main:
## ALUUnit
module ALUUnit(clock, ALUOp, funct, a, b, result, zero, carryOut);
Settings: LEC_CHECK=0, CAP_MARGIN=20, CORE_MARGIN=2, CORE_UTILIZATION=49, CTS_CLUSTER_DIAMETER=378, CTS_CLUSTER_SIZE=91, MAX_ROUTING_LAYER=met4, PLACE_DENSITY_LB_ADDON=0.06, SETUP_SLACK_MARGIN=-0.3, SLEW_MARGIN=20, TNS_END_PERCENT=5; clock period 5.0 ns.
run.sh (not shown) runs the stock make flow with config.mk's settings and CLKGATE_MAP_FILE=.
What the feature branch does differently from main at the input level:
Settings: changing CTS_CLUSTER_DIAMETER from 378 to 249; setting HOLD_SLACK_MARGIN to 0.25 for the first time; changing CAP_MARGIN from 20 to 15; changing CORE_MARGIN from 2 to 8; setting CELL_PAD_IN_SITES_DETAIL_PLACEMENT to 2 for the first time; changing SLEW_MARGIN from 20 to 15; removing TNS_END_PERCENT (formerly 5); changing CTS_CLUSTER_SIZE from 91 to 45; removing PLACE_DENSITY_LB_ADDON (formerly 0.06); setting CELL_PAD_IN_SITES_GLOBAL_PLACEMENT to 1 for the first time; setting ABC_AREA to 1 for the first time; setting CORE_ASPECT_RATIO to 1.28 for the first time; setting GPL_ROUTABILITY_DRIVEN to 1 for the first time; setting GPL_TIMING_DRIVEN to 0 for the first time; changing SETUP_SLACK_MARGIN from -0.3 to -0.0; changing CORE_UTILIZATION from 49 to 54.
### Flow results
- Compared with main, the feature branch shows total nets after synthesis that has gone up by more than half.
- The feature branch ends up with a number of instances in the synthesized netlist that is 623 higher than in main.
- The feature branch did not finish; a tool error ended it in 3_3_place_gp.
- Re yosys-reported design area after synthesis: main was lower than the feature branch.

Starting RTL as in the previous note.
clock: 5.43 ns
lec_check: 0
cap_margin: 20
cell_pad_in_sites_detail_placement: 0
cell_pad_in_sites_global_placement: 2
core_aspect_ratio: 1.22
core_margin: 8
core_utilization: 26
cts_cluster_diameter: 104
hold_slack_margin: -0.02
max_routing_layer: met4
slew_margin: 5
Rerun with:
- CELL_PAD_IN_SITES_DETAIL_PLACEMENT: 0 -> unset
- CELL_PAD_IN_SITES_GLOBAL_PLACEMENT: 2 -> 1
- CORE_ASPECT_RATIO: 1.22 -> 1.28
- CORE_UTILIZATION: 26 -> 40
- CTS_CLUSTER_DIAMETER: 104 -> 181
- GPL_ROUTABILITY_DRIVEN: unset -> 0
- GPL_TIMING_DRIVEN: unset -> 0
- HOLD_SLACK_MARGIN: -0.02 -> unset
- SLEW_MARGIN: 5 -> 20
- clock period: 5.43 -> 5.0 ns (I/O delays scaled with it)
=> Register-to-register slack loses 0.34 ns. Worst hold slack stays flat. Utilization grows by 18 points. Final area went down by about 0.6%. Cell count falls by about 7%. Flip-flop count is unchanged. Die area drops by 32%. Sequential share of layout area is higher by 0.14 points.
Rerun with:
- CELL_PAD_IN_SITES_GLOBAL_PLACEMENT: 1 -> unset
- CORE_ASPECT_RATIO: 1.28 -> 0.5
- CORE_MARGIN: 8 -> 2
- CORE_UTILIZATION: 40 -> 49
- CTS_CLUSTER_DIAMETER: 181 -> 378
- CTS_CLUSTER_SIZE: unset -> 91
- GPL_ROUTABILITY_DRIVEN: 0 -> unset
- GPL_TIMING_DRIVEN: 0 -> unset
- PLACE_DENSITY_LB_ADDON: unset -> 0.06
- SETUP_SLACK_MARGIN: unset -> -0.3
- TNS_END_PERCENT: unset -> 5
The changed run ran to the end with no violations; routed wire length came out lower by roughly a tenth; maximum frequency goes down slightly; cell area decreases slightly; combinational power falls slightly; die size shrinks by a quarter to a third.
Rerun with:
- ABC_AREA: unset -> 1
- CORE_ASPECT_RATIO: 0.5 -> unset
- CORE_UTILIZATION: 49 -> 66
- CTS_CLUSTER_DIAMETER: 378 -> unset
- CTS_CLUSTER_SIZE: 91 -> unset
- MAX_ROUTING_LAYER: met4 -> unset
- PLACE_DENSITY_LB_ADDON: 0.06 -> unset
- SETUP_SLACK_MARGIN: -0.3 -> unset
- TNS_END_PERCENT: 5 -> unset
- clock period: 5.0 -> 4.24 ns (I/O delays scaled with it)
=> Clock-buffer cell count climbs by 1. Utilization climbs by 17 points. Sequential power climbs by about 20%. Worst hold slack improves by 0.023 ns. Sequential cell count is unchanged. Cell area climbs by 17%. Power climbs by 23%. First-iteration DRC count climbs by 78%. Setup slack improves by 0.41 ns.

job 101:
Starting RTL as in the previous note.
Settings: LEC_CHECK=0, ABC_AREA=0, CAP_MARGIN=0, CORE_ASPECT_RATIO=0.5, CORE_MARGIN=7, CORE_UTILIZATION=48, CTS_CLUSTER_DIAMETER=231, CTS_CLUSTER_SIZE=98, GPL_TIMING_DRIVEN=1, MAX_ROUTING_LAYER=met4, PLACE_DENSITY_LB_ADDON=0.13, SLEW_MARGIN=20, TNS_END_PERCENT=10; clock period 6.93 ns.
Job 101 reached the final stage; the timing, design-rule and antenna checks on its layout passed.
For job 102, these inputs were changed with respect to job 101:
==> flow/config.mk <==
export PLATFORM = sky130hd
export DESIGN_NAME = ALUUnit
export DESIGN_NICKNAME = ALUUnit
export VERILOG_FILES = /design/flow/design.v
export SDC_FILE = /design/flow/constraint.sdc
export NUM_CORES = 4
export LEC_CHECK = 0
export ABC_AREA = 0
export CAP_MARGIN = 0
export CELL_PAD_IN_SITES_DETAIL_PLACEMENT = 1
export CELL_PAD_IN_SITES_GLOBAL_PLACEMENT = 2
export CORE_ASPECT_RATIO = 0.95
export CORE_MARGIN = 7
export CORE_UTILIZATION = 37
export CTS_CLUSTER_DIAMETER = 192
export GPL_ROUTABILITY_DRIVEN = 1
export GPL_TIMING_DRIVEN = 1
export HOLD_SLACK_MARGIN = 0.15
export MAX_ROUTING_LAYER = met4
export MIN_ROUTING_LAYER = met1
export PLACE_DENSITY_LB_ADDON = 0.13
export SLEW_MARGIN = 20
export TNS_END_PERCENT = 95
==> results <==
In summary, job 102 completed successfully, with a layout that passed the timing, design-rule and antenna checks.
Design area: job 102 higher than job 101
Of the two candidates, job 101 has the better placed wire-length estimate and job 102 the worse one.
Job 102 against job 101: area of the core region went up 4400 um^2; met3 layer usage reported by global route saw a decrease; global placer's final weighted congestion now smaller.
Looking at synthesis-to-layout area growth across job 102 and job 101, the one that comes out lower is job 101.
When the final numbers for job 102 and job 101 were put side by side, the fraction of standard cell area that is sequential turned out to be greater in job 101.
Going from job 101 to job 102, the worst setup slack was found to have gone up by 0.057 ns.
diff inputs: job 102 => job 103
==> flow/config.mk <==
export PLATFORM = sky130hd
export DESIGN_NAME = ALUUnit
export DESIGN_NICKNAME = ALUUnit
export VERILOG_FILES = /design/flow/design.v
export SDC_FILE = /design/flow/constraint.sdc
export NUM_CORES = 4
export LEC_CHECK = 0
export ABC_AREA = 1
export CAP_MARGIN = 0
export CORE_MARGIN = 7
export CORE_UTILIZATION = 72
export GPL_TIMING_DRIVEN = 1
export MAX_ROUTING_LAYER = met4
export SETUP_SLACK_MARGIN = 0.25
export SLEW_MARGIN = 20
export TNS_END_PERCENT = 10
==> flow/constraint.sdc <==
create_clock -name core_clock -period 4.69 [get_ports {clock}]
set_input_delay 0.9380 -clock core_clock [delete_from_list [all_inputs] [get_ports {clock}]]
set_output_delay 0.9380 -clock core_clock [all_outputs]
set_load 0.01 [all_outputs]
==> results <==
- The flow did not stop early for job 103: all stages ran, and the layout cleared the timing, design-rule and antenna checks.
- Compared with job 102, job 103 shows worst hold margin higher by 0.035 ns.
- Job 103 ends up with higher number of standard cells in the layout, taps in and fillers out than job 102 does.
- Going from job 102 to job 103, clock group share of total power shrinks by 4.1 points.
> inputs changed (job 103 -> job 104)
==> flow/config.mk <==
export PLATFORM = sky130hd
export DESIGN_NAME = ALUUnit
export DESIGN_NICKNAME = ALUUnit
export VERILOG_FILES = /design/flow/design.v
export SDC_FILE = /design/flow/constraint.sdc
export NUM_CORES = 4
export LEC_CHECK = 0
export CAP_MARGIN = 20
export CORE_MARGIN = 2
export CORE_UTILIZATION = 40
export SLEW_MARGIN = 20
==> flow/constraint.sdc <==
create_clock -name core_clock -period 5.0 [get_ports {clock}]
set_input_delay 1.0000 -clock core_clock [delete_from_list [all_inputs] [get_ports {clock}]]
set_output_delay 1.0000 -clock core_clock [all_outputs]
set_load 0.01 [all_outputs]
Notes after the runs:
Job 103 finished every stage and its layout cleared the timing, design-rule and antenna checks. Job 104: done, clean on timing, DRC and antenna. Going from job 103 to job 104, the minimum clock period after layout was found to have gone up by 1.10 ns. Going from job 103 to job 104, the arrival time reported for the critical path endpoint was found to have gone up by 1.09 ns. In job 104 the final clock period utilization by the worst path turned out 18 points higher than in job 103. | area of the mapped netlist | job 104 vs job 103 | 18% lower |.
Power and IR drop assume default switching activity.
